==> inputs of 09-13 <==
## archon_top
module archon_top (
    input wire clk,
    input wire reset,  
    input wire [15:0] external_entropy_in,  
    input wire [7:0] analog_entropy_raw,    
    input wire [1:0] ml_predicted_action,  
    input wire ml_risk_flag_top,           
    input wire manual_lock_top,            
    input wire analog_lock_override,
    input wire analog_flush_override,
    input wire quantum_override_signal,  
    input wire [1:0] mission_profile,          
    input wire override_authentication_valid,  
    input wire [7:0] entropy_threshold_fsm,    
    output wire [3:0] cpu_debug_pc,
    output wire [15:0] cpu_debug_instr,
    output wire cpu_debug_stall,
    output wire cpu_debug_flush,
    output wire cpu_debug_lock,
    output wire [7:0] cpu_debug_fsm_entropy_log,
    output wire [2:0] cpu_debug_fsm_instr_type_log,
    output wire cpu_debug_hazard_flag,
    output wire [1:0] cpu_debug_fsm_state,
    output wire cpu_debug_shock_detected,
    output wire [1:0] cpu_debug_classified_entropy,
    output wire system_enable_fire_pulse  
);
==> flow/config.mk <==
export PLATFORM = sky130hd
export DESIGN_NAME = archon_top
export DESIGN_NICKNAME = archon_top
export VERILOG_FILES = /design/flow/design.v
export SDC_FILE = /design/flow/constraint.sdc
export NUM_CORES = 4
export LEC_CHECK = 0
export CAP_MARGIN = 20
export CELL_PAD_IN_SITES_DETAIL_PLACEMENT = 1
export CORE_ASPECT_RATIO = 1.18
export CORE_MARGIN = 2
export CORE_UTILIZATION = 50
export GPL_ROUTABILITY_DRIVEN = 1
export GPL_TIMING_DRIVEN = 0
export HOLD_SLACK_MARGIN = 0.29
export MAX_ROUTING_LAYER = met4
export PLACE_DENSITY = 0.54
export SLEW_MARGIN = 20
export TNS_END_PERCENT = 70
==> flow/constraint.sdc <==
create_clock -name core_clock -period 24.3 [get_ports {clk}]
set_input_delay 4.8600 -clock core_clock [delete_from_list [all_inputs] [get_ports {clk}]]
set_output_delay 4.8600 -clock core_clock [all_outputs]
set_load 0.01 [all_outputs]
run.sh (not shown) runs the stock make flow with config.mk's settings and CLKGATE_MAP_FILE=.
==> 03-04 (differences from 09-13) <==
- ABC_AREA: not set -> 1
- CELL_PAD_IN_SITES_DETAIL_PLACEMENT: 1 -> not set
- CORE_ASPECT_RATIO: 1.18 -> not set
- CORE_UTILIZATION: 50 -> 71
- CTS_CLUSTER_DIAMETER: not set -> 224
- GPL_ROUTABILITY_DRIVEN: 1 -> not set
- GPL_TIMING_DRIVEN: 0 -> not set
- HOLD_SLACK_MARGIN: 0.29 -> not set
- MAX_ROUTING_LAYER: met4 -> not set
- PLACE_DENSITY: 0.54 -> not set
- PLACE_DENSITY_LB_ADDON: not set -> 0.06
- TNS_END_PERCENT: 70 -> not set
==> flow/constraint.sdc (replaced) <==
create_clock -name core_clock -period 9.88 [get_ports {clk}]
set_input_delay 1.9760 -clock core_clock [delete_from_list [all_inputs] [get_ports {clk}]]
set_output_delay 1.9760 -clock core_clock [all_outputs]
set_load 0.01 [all_outputs]
==> comparison table <==
|  | 03-04 | 09-13 |
|---|---|---|
| Crit share post-route | 106.3% | 82.94% |
| Quantity of gates resized following cts | 59 | 0 |
| Vias post-DR | 22510 | 21920 |
| Synthesized chip area reported by yosys | 26020 um2 | 27680 um2 |
| Number of vias per cell | 5.935 | 5.996 |
| Status | complete, but fails checks | no timing/DRC/antenna violations |
| Reasons for failing layout checks | setup timing | - |
| Placed Instance Area | 27650 um2 | 29380 um2 |
| Synthesis-to-layout area growth | 13.55% | 10.98% |
| Arrival time worst endpoint | 8.53 ns | 15.29 ns |
| Init Core Util | 71.58% | 50.61% |
| Highest fanout seen on the critical path | 7 | 10 |
| Met1 wire length | 26870 um | 34330 um |
| Number of cells in the design after placement | 3688 | 3584 |
| Startpoint of the worst register-to-register path | u_pipeline_cpu.branch_miss_rate_counter[1]$_DFFE_PP0P_ | u_pipeline_cpu.exec_pressure_counter[3]$_DFFE_PP0P_ |

* * *

==> build 7: inputs <==
Starting RTL as in the previous note.
==> flow/design.v (excerpt) <==
module archon_top (
    input wire clk,
    input wire reset,  
    input wire [15:0] external_entropy_in,  
    input wire [7:0] analog_entropy_raw,    
    input wire [1:0] ml_predicted_action,  
    input wire ml_risk_flag_top,           
    input wire manual_lock_top,            
    input wire analog_lock_override,
    input wire analog_flush_override,
    input wire quantum_override_signal,  
    input wire [1:0] mission_profile,          
    input wire override_authentication_valid,  
    input wire [7:0] entropy_threshold_fsm,    
    output wire [3:0] cpu_debug_pc,
    output wire [15:0] cpu_debug_instr,
    output wire cpu_debug_stall,
    output wire cpu_debug_flush,
    output wire cpu_debug_lock,
    output wire [7:0] cpu_debug_fsm_entropy_log,
    output wire [2:0] cpu_debug_fsm_instr_type_log,
    output wire cpu_debug_hazard_flag,
    output wire [1:0] cpu_debug_fsm_state,
    output wire cpu_debug_shock_detected,
    output wire [1:0] cpu_debug_classified_entropy,
    output wire system_enable_fire_pulse  
);
clock: 12.2 ns
lec_check: 0
abc_area: 1
cap_margin: 15
core_aspect_ratio: 0.99
core_margin: 2
core_utilization: 57
cts_cluster_size: 32
max_routing_layer: met4
place_density_lb_addon: 0.22
slew_margin: 15
tns_end_percent: 95
==> trial 17 (differences from build 7) <==
Settings changed: ABC_AREA 1 to unset, CAP_MARGIN 15 to 20, CORE_ASPECT_RATIO 0.99 to unset, CORE_UTILIZATION 57 to 52, CTS_CLUSTER_SIZE 32 to unset, MAX_ROUTING_LAYER met4 to unset, PLACE_DENSITY_LB_ADDON 0.22 to unset, SLEW_MARGIN 15 to 20, TNS_END_PERCENT 95 to unset.
==> flow/constraint.sdc (replaced) <==
create_clock -name core_clock -period 9.88 [get_ports {clk}]
set_input_delay 1.9760 -clock core_clock [delete_from_list [all_inputs] [get_ports {clk}]]
set_output_delay 1.9760 -clock core_clock [all_outputs]
set_load 0.01 [all_outputs]
==> comparison <==
Trial 17 finished but fails on setup timing. Build 7 finished with timing, DRC and antenna clean. In build 7 the die size is lower than in trial 17, by 14%. Against trial 17, the final cell count of build 7 is higher by 7.3%. Of trial 17 and build 7, build 7 has the higher first-iteration DRC count (gap about 10%, measured against build 7). Against trial 17, the clock skew of build 7 is lower by 0.012 ns. Via count: trial 17 is lower than build 7 (3.1%). In flip-flop count, trial 17 and build 7 do not differ. In build 7 the critical path depth is higher than in trial 17, by 6. Against build 7, the non-clock buffer count of trial 17 is higher by 54. Against build 7, the synthesized area of trial 17 is larger by about 6.4%.

* * *

==> try-maple: inputs <==
archon_top again, from the RTL that the note above started with.
==> flow/config.mk <==
export PLATFORM = sky130hd
export DESIGN_NAME = archon_top
export DESIGN_NICKNAME = archon_top
export VERILOG_FILES = /design/flow/design.v
export SDC_FILE = /design/flow/constraint.sdc
export NUM_CORES = 4
export LEC_CHECK = 0
export ABC_AREA = 1
export CAP_MARGIN = 15
export CORE_ASPECT_RATIO = 1.13
export CORE_MARGIN = 2
export CORE_UTILIZATION = 64
export MAX_ROUTING_LAYER = met4
export SLEW_MARGIN = 15
export TNS_END_PERCENT = 95
==> flow/constraint.sdc <==
create_clock -name core_clock -period 13.7 [get_ports {clk}]
set_input_delay 2.7400 -clock core_clock [delete_from_list [all_inputs] [get_ports {clk}]]
set_output_delay 2.7400 -clock core_clock [all_outputs]
set_load 0.01 [all_outputs]
==> try-violet: changes against try-maple <==
ABC_AREA = unset   (was 1)
CAP_MARGIN = 20   (was 15)
CORE_ASPECT_RATIO = unset   (was 1.13)
CORE_UTILIZATION = 70   (was 64)
MAX_ROUTING_LAYER = unset   (was met4)
SLEW_MARGIN = 20   (was 15)
TNS_END_PERCENT = unset   (was 95)
==> flow/constraint.sdc (replaced) <==
create_clock -name core_clock -period 6.22 [get_ports {clk}]
set_input_delay 1.2440 -clock core_clock [delete_from_list [all_inputs] [get_ports {clk}]]
set_output_delay 1.2440 -clock core_clock [all_outputs]
set_load 0.01 [all_outputs]
==> try-garnet: changes against try-maple <==
CORE_ASPECT_RATIO = 0.95   (was 1.13)
CORE_UTILIZATION = 72   (was 64)
CTS_CLUSTER_SIZE = 15   (was unset)
PLACE_DENSITY_LB_ADDON = 0.06   (was unset)
SETUP_SLACK_MARGIN = 0.93   (was unset)
==> flow/constraint.sdc (replaced) <==
create_clock -name core_clock -period 9.96 [get_ports {clk}]
set_input_delay 1.9920 -clock core_clock [delete_from_list [all_inputs] [get_ports {clk}]]
set_output_delay 1.9920 -clock core_clock [all_outputs]
set_load 0.01 [all_outputs]
==> impl_metrics.json <==
{
  "buffers_excl_clock": 186,
  "postCtsSetupBuffers": 30,
  "antenna_found_initial": 4,
  "outcome": "failed layout checks",
  "xor_area_share_pct": 2.26,
  "post-route-util_pct": 84.6,
  "synthCells": 3155,
  "setup_viol": 3,
  "core_um2": 35500,
  "seq_area_frac_synth_pct": 35.2,
  "check-failures": "setup timing",
  "place_inst": 3715,
  "via_per_inst": 6.22,
  "cp_data_arrival_time_ns": 9.31,
  "drtIter0Drc": 2317,
  "layout_setup_ws_ns": -1.34,
  "path_buffers": 11
}
The numbers above come from try-garnet.

==> impl_metrics.json <==
{
  "outcome": "failed layout checks",
  "check-failures": "setup timing",
  "xor_area_share_pct": 2.59,
  "place_inst": 3478,
  "post-route-util_pct": 83.2,
  "via_per_inst": 6.47,
  "seq_area_frac_synth_pct": 33.1,
  "layout_setup_ws_ns": -2.97,
  "core_um2": 38800,
  "buffers_excl_clock": 309,
  "antenna_found_initial": 1,
  "setup_viol": 3,
  "cp_data_arrival_time_ns": 7.95
}
The numbers above come from try-violet.

==> impl_metrics.json <==
{
  "path_buffers": 7,
  "outcome": "no timing/DRC/antenna violations",
  "core_um2": 40100,
  "xor_area_share_pct": 2.26,
  "drtIter0Drc": 1435,
  "hold_depth": 0,
  "wl_met2_um": 31500,
  "layout_setup_ws_ns": 0.815,
  "fp.dieW_um": 194,
  "buffers_excl_clock": 84,
  "place_inst": 3695,
  "nClkBuffers": 48,
  "via_per_inst": 5.75,
  "areaGrowthSynthToFinish_pct": 10.0,
  "postCtsSetupBuffers": 0,
  "setup_viol": 0,
  "cp_data_arrival_time_ns": 10.14
}
The numbers above come from try-maple.

